==> amber: inputs <==
==> flow/design.v <==
module vedic_2x2 (
    input  [1:0] a,
    input  [1:0] b,
    output [3:0] product
);
    wire [3:0] partial;
    wire c1, c2;
    assign partial[0] = a[0] & b[0];
    assign partial[1] = a[1] & b[0];
    assign partial[2] = a[0] & b[1];
    assign partial[3] = a[1] & b[1];
    assign product[0] = partial[0];
    assign {c1, product[1]} = partial[1] + partial[2];
    assign {c2, product[2]} = partial[3] + c1;
    assign product[3] = c2;
endmodule
module vedic_mult #(
    parameter WIDTH = 8
)(
    input  [WIDTH-1:0] a,
    input  [WIDTH-1:0] b,
    output [2*WIDTH-1:0] product
);
    generate
        if (WIDTH == 2) begin : base_case
            vedic_2x2 v2x2 (
                .a(a),
                .b(b),
                .product(product)
            );
        end else begin : recursive_case
            localparam HALF_WIDTH = WIDTH / 2;
            wire [WIDTH-1:0] q0, q1, q2, q3;
            wire [2*WIDTH-1:0] aligned_q0, aligned_q1, aligned_q2, aligned_q3;
            wire [2*WIDTH-1:0] temp1, temp2;
            vedic_mult #(HALF_WIDTH) m0 (
                .a(a[HALF_WIDTH-1:0]),
                .b(b[HALF_WIDTH-1:0]),
                .product(q0)
            );
            vedic_mult #(HALF_WIDTH) m1 (
                .a(a[WIDTH-1:HALF_WIDTH]),
                .b(b[HALF_WIDTH-1:0]),
                .product(q1)
            );
            vedic_mult #(HALF_WIDTH) m2 (
                .a(a[HALF_WIDTH-1:0]),
                .b(b[WIDTH-1:HALF_WIDTH]),
                .product(q2)
            );
            vedic_mult #(HALF_WIDTH) m3 (
                .a(a[WIDTH-1:HALF_WIDTH]),
                .b(b[WIDTH-1:HALF_WIDTH]),
                .product(q3)
            );
            assign aligned_q0 = {{WIDTH{1'b0}}, q0};
            assign aligned_q1 = {{HALF_WIDTH{1'b0}}, q1, {HALF_WIDTH{1'b0}}};
            assign aligned_q2 = {{HALF_WIDTH{1'b0}}, q2, {HALF_WIDTH{1'b0}}};
            assign aligned_q3 = {q3, {WIDTH{1'b0}}};
            assign temp1 = aligned_q0 + aligned_q1;
            assign temp2 = temp1 + aligned_q2;
            assign product = temp2 + aligned_q3;
        end
    endgenerate
endmodule
module sigmoid_activation #(
    parameter WIDTH = 16,
    parameter FRAC_BITS = 11
)(
    input  signed [WIDTH-1:0] x,
    output [WIDTH-1:0] y
);
    localparam signed [WIDTH-1:0] NEG_THRESHOLD = -(4 << FRAC_BITS);
    localparam signed [WIDTH-1:0] POS_THRESHOLD = (4 << FRAC_BITS);
    localparam [WIDTH-1:0] ZERO_VAL = {WIDTH{1'b0}};
    localparam [WIDTH-1:0] HALF_VAL = (1 << (WIDTH-1));
    localparam [WIDTH-1:0] ONE_VAL  = {WIDTH{1'b1}};
    reg [WIDTH-1:0] y_reg;
    always @(*) begin
        if ($signed(x) < NEG_THRESHOLD)
            y_reg = ZERO_VAL;
        else if ($signed(x) > POS_THRESHOLD)
            y_reg = ONE_VAL;
        else
            y_reg = HALF_VAL + {{3{x[WIDTH-1]}}, x[WIDTH-1:3]};
    end
    assign y = y_reg;
endmodule
module mac_unit #(
    parameter DATA_WIDTH = 8,
    parameter ACCUM_WIDTH = 32,
    parameter OUTPUT_WIDTH = 16,
    parameter USE_SQRT_CSLA = 1,
    parameter ENABLE_ACTIVATION = 1,
    parameter FRAC_BITS = 11
)(
    input  clk,
    input  rst_n,
    input  enable,
    input  clear_acc,
    input  [DATA_WIDTH-1:0] input_data,
    input  [DATA_WIDTH-1:0] weight,
    output [OUTPUT_WIDTH-1:0] mac_out,
    output [OUTPUT_WIDTH-1:0] activated_out,
    output valid,
    output overflow
);
    localparam MULT_WIDTH = 2 * DATA_WIDTH;
    wire [MULT_WIDTH-1:0] mult_result;
    reg [ACCUM_WIDTH-1:0] accumulator;
    reg [ACCUM_WIDTH-1:0] next_acc;
    wire [ACCUM_WIDTH:0] acc_sum;
    reg overflow_reg;
    reg valid_reg;
    vedic_mult #(
        .WIDTH(DATA_WIDTH)
    ) multiplier (
        .a(input_data),
        .b(weight),
        .product(mult_result)
    );
    assign acc_sum = {1'b0, accumulator} + {{(ACCUM_WIDTH-MULT_WIDTH+1){1'b0}}, mult_result};
    always @(*) begin
        if (enable) begin
            if (clear_acc) begin
                next_acc = {{(ACCUM_WIDTH-MULT_WIDTH){1'b0}}, mult_result};
            end else begin
                next_acc = acc_sum[ACCUM_WIDTH-1:0];
            end
        end else if (clear_acc) begin
            next_acc = {ACCUM_WIDTH{1'b0}};
        end else begin
            next_acc = accumulator;
        end
    end
    always @(posedge clk or negedge rst_n) begin
        if (!rst_n)
            accumulator <= {ACCUM_WIDTH{1'b0}};
        else
            accumulator <= next_acc;
    end
    always @(posedge clk or negedge rst_n) begin
        if (!rst_n)
            overflow_reg <= 1'b0;
        else if (clear_acc)
            overflow_reg <= 1'b0;
        else if (enable && acc_sum[ACCUM_WIDTH])
            overflow_reg <= 1'b1;
    end
    assign overflow = overflow_reg;
    assign mac_out = accumulator[OUTPUT_WIDTH-1:0];
    generate
        if (ENABLE_ACTIVATION) begin : gen_activation
            sigmoid_activation #(
                .WIDTH(OUTPUT_WIDTH),
                .FRAC_BITS(FRAC_BITS)
            ) activation (
                .x(mac_out),
                .y(activated_out)
            );
        end else begin : no_activation
            assign activated_out = mac_out;
        end
    endgenerate
    always @(posedge clk or negedge rst_n) begin
        if (!rst_n)
            valid_reg <= 1'b0;
        else
            valid_reg <= enable;
    end
    assign valid = valid_reg;
endmodule
module mac_array #(
    parameter NUM_CHANNELS = 4,
    parameter DATA_WIDTH = 8,
    parameter ACCUM_WIDTH = 32,
    parameter OUTPUT_WIDTH = 16
)(
    input  clk,
    input  rst_n,
    input  [NUM_CHANNELS-1:0] enable,
    input  [NUM_CHANNELS-1:0] clear_acc,
    input  [DATA_WIDTH*NUM_CHANNELS-1:0] input_data,
    input  [DATA_WIDTH*NUM_CHANNELS-1:0] weight,
    output [OUTPUT_WIDTH*NUM_CHANNELS-1:0] mac_out,
    output [OUTPUT_WIDTH*NUM_CHANNELS-1:0] activated_out,
    output [NUM_CHANNELS-1:0] valid,
    output [NUM_CHANNELS-1:0] overflow
);
    genvar i;
    generate
        for (i = 0; i < NUM_CHANNELS; i = i + 1) begin : mac_channels
            mac_unit #(
                .DATA_WIDTH(DATA_WIDTH),
                .ACCUM_WIDTH(ACCUM_WIDTH),
                .OUTPUT_WIDTH(OUTPUT_WIDTH)
            ) mac_inst (
                .clk(clk),
                .rst_n(rst_n),
                .enable(enable[i]),
                .clear_acc(clear_acc[i]),
                .input_data(input_data[DATA_WIDTH*(i+1)-1:DATA_WIDTH*i]),
                .weight(weight[DATA_WIDTH*(i+1)-1:DATA_WIDTH*i]),
                .mac_out(mac_out[OUTPUT_WIDTH*(i+1)-1:OUTPUT_WIDTH*i]),
                .activated_out(activated_out[OUTPUT_WIDTH*(i+1)-1:OUTPUT_WIDTH*i]),
                .valid(valid[i]),
                .overflow(overflow[i])
            );
        end
    endgenerate
endmodule
==> flow/run.sh <==
#!/bin/bash
# the make line also repeats each setting of config.mk as NAME=value (left out here)
make -C /OpenROAD-flow-scripts/flow DESIGN_CONFIG=/design/flow/config.mk WORK_HOME=/design/flow/orfs CLKGATE_MAP_FILE= finish
==> flow/config.mk <==
export PLATFORM = sky130hd
export DESIGN_NAME = mac_array
export DESIGN_NICKNAME = mac_array
export VERILOG_FILES = /design/flow/design.v
export SDC_FILE = /design/flow/constraint.sdc
export NUM_CORES = 4
export LEC_CHECK = 0
export CAP_MARGIN = 20
export CORE_MARGIN = 2
export CORE_UTILIZATION = 71
export CTS_CLUSTER_DIAMETER = 131
export CTS_CLUSTER_SIZE = 24
export SETUP_SLACK_MARGIN = 1.18
export SLEW_MARGIN = 20
==> flow/constraint.sdc <==
create_clock -name core_clock -period 8.06 [get_ports {clk}]
set_input_delay 1.6120 -clock core_clock [delete_from_list [all_inputs] [get_ports {clk}]]
set_output_delay 1.6120 -clock core_clock [all_outputs]
set_load 0.01 [all_outputs]
==> indigo: changes against amber <==
--- a/flow/config.mk
+++ b/flow/config.mk
@@ -7,8 +7,10 @@
 export LEC_CHECK = 0
+export ABC_AREA = 1
 export CAP_MARGIN = 20
+export CORE_ASPECT_RATIO = 0.5
 export CORE_MARGIN = 2
-export CORE_UTILIZATION = 71
-export CTS_CLUSTER_DIAMETER = 131
-export CTS_CLUSTER_SIZE = 24
-export SETUP_SLACK_MARGIN = 1.18
+export CORE_UTILIZATION = 72
+export CTS_CLUSTER_DIAMETER = 329
+export CTS_CLUSTER_SIZE = 99
+export SETUP_SLACK_MARGIN = 1.35
 export SLEW_MARGIN = 20
==> flow/constraint.sdc (replaced) <==
create_clock -name core_clock -period 4.52 [get_ports {clk}]
set_input_delay 0.9040 -clock core_clock [delete_from_list [all_inputs] [get_ports {clk}]]
set_output_delay 0.9040 -clock core_clock [all_outputs]
set_load 0.01 [all_outputs]
==> nickel: changes against amber <==
--- a/flow/config.mk
+++ b/flow/config.mk
@@ -8,7 +8,8 @@
 export CAP_MARGIN = 20
+export CORE_ASPECT_RATIO = 0.5
 export CORE_MARGIN = 2
-export CORE_UTILIZATION = 71
-export CTS_CLUSTER_DIAMETER = 131
-export CTS_CLUSTER_SIZE = 24
-export SETUP_SLACK_MARGIN = 1.18
+export CORE_UTILIZATION = 72
+export CTS_CLUSTER_DIAMETER = 329
+export CTS_CLUSTER_SIZE = 99
+export SETUP_SLACK_MARGIN = -0.44
 export SLEW_MARGIN = 20
==> flow/constraint.sdc (replaced) <==
create_clock -name core_clock -period 4.52 [get_ports {clk}]
set_input_delay 0.9040 -clock core_clock [delete_from_list [all_inputs] [get_ports {clk}]]
set_output_delay 0.9040 -clock core_clock [all_outputs]
set_load 0.01 [all_outputs]
==> zinc: changes against amber <==
--- a/flow/config.mk
+++ b/flow/config.mk
@@ -9,6 +9,5 @@
 export CORE_MARGIN = 2
-export CORE_UTILIZATION = 71
-export CTS_CLUSTER_DIAMETER = 131
-export CTS_CLUSTER_SIZE = 24
-export SETUP_SLACK_MARGIN = 1.18
+export CORE_UTILIZATION = 66
+export CTS_CLUSTER_SIZE = 45
 export SLEW_MARGIN = 20
+export TNS_END_PERCENT = 5
==> flow/constraint.sdc (replaced) <==
create_clock -name core_clock -period 5.59 [get_ports {clk}]
set_input_delay 1.1180 -clock core_clock [delete_from_list [all_inputs] [get_ports {clk}]]
set_output_delay 1.1180 -clock core_clock [all_outputs]
set_load 0.01 [all_outputs]
==> summary of the runs <==
- Of nickel and indigo, indigo has the higher synthesized cell count (gap about 33%, measured against indigo).
- nickel ended with an error in clock tree synthesis (DPL-0038). indigo aborted during clock tree synthesis with DPL-0038. zinc completed and failed the layout checks on setup timing. amber never finished: it broke off in global routing on DPL-0038.
- Between indigo and nickel, the lower area after synthesis is in nickel (gap about 13%, measured against nickel).
- Between nickel and indigo, the lower die area is in nickel (gap 11%, measured against indigo).
==> figures <==
| metric | amber | indigo | zinc | nickel |
|---|---|---|---|---|
| Cell variety after synth | 67 | 37 | 67 | 67 |
| Number of cells upsized or downsized after cts | 419 | - | 296 | - |
| Sequential share of the synthesized area | 16.0% | 14.1% | 16.0% | 16.0% |
| Mean instance size in the synthesized netlist | 8.44 µm² | 6.34 µm² | 8.44 µm² | 8.44 µm² |
| Total die area | 31400 µm² | 35000 µm² | 33800 µm² | 31100 µm² |
| Vertical die dimension | 177 µm | 133 µm | 184 µm | 126 µm |
| Initial core utilization | 71.9% | 72.9% | 67.2% | 73.3% |
| Num Clock Sinks | 136 | - | 136 | - |
| Area fraction in compound gates after synthesis | 15.1% | 7.24% | 15.1% | 15.1% |
| H-Tree Level Count | 4 | - | 4 | - |
| Area of placed instances | 25400 µm² | 30200 µm² | 25900 µm² | 27200 µm² |
| Netlist Area Pre-Place | 21300 µm² | 24100 µm² | 21300 µm² | 21300 µm² |
| Synth Area in XOR/XNOR | 7.97% | 3.75% | 7.97% | 7.97% |
| Width of the die | 177 µm | 263 µm | 184 µm | 247 µm |
| Final HPWL DP | 44.6 mm | 64.9 mm | 45.8 mm | 57.1 mm |
| Area reported by Yosys stat | 21300 µm² | 24100 µm² | 21300 µm² | 21300 µm² |
| Post-Synth Adder-Cell Area | 31.2% | 27.6% | 31.2% | 31.2% |
| Placement Rows | 63 | 47 | 65 | 44 |
| Result of the run | aborted with a tool error | aborted with a tool error | failed layout checks | aborted with a tool error |
| Last stage reached | global routing | clock tree synthesis | - | clock tree synthesis |
| Reasons for failing layout checks | - | - | setup timing | - |
| Number of cells in the yosys synthesis report | 2526 | 3797 | 2526 | 2526 |
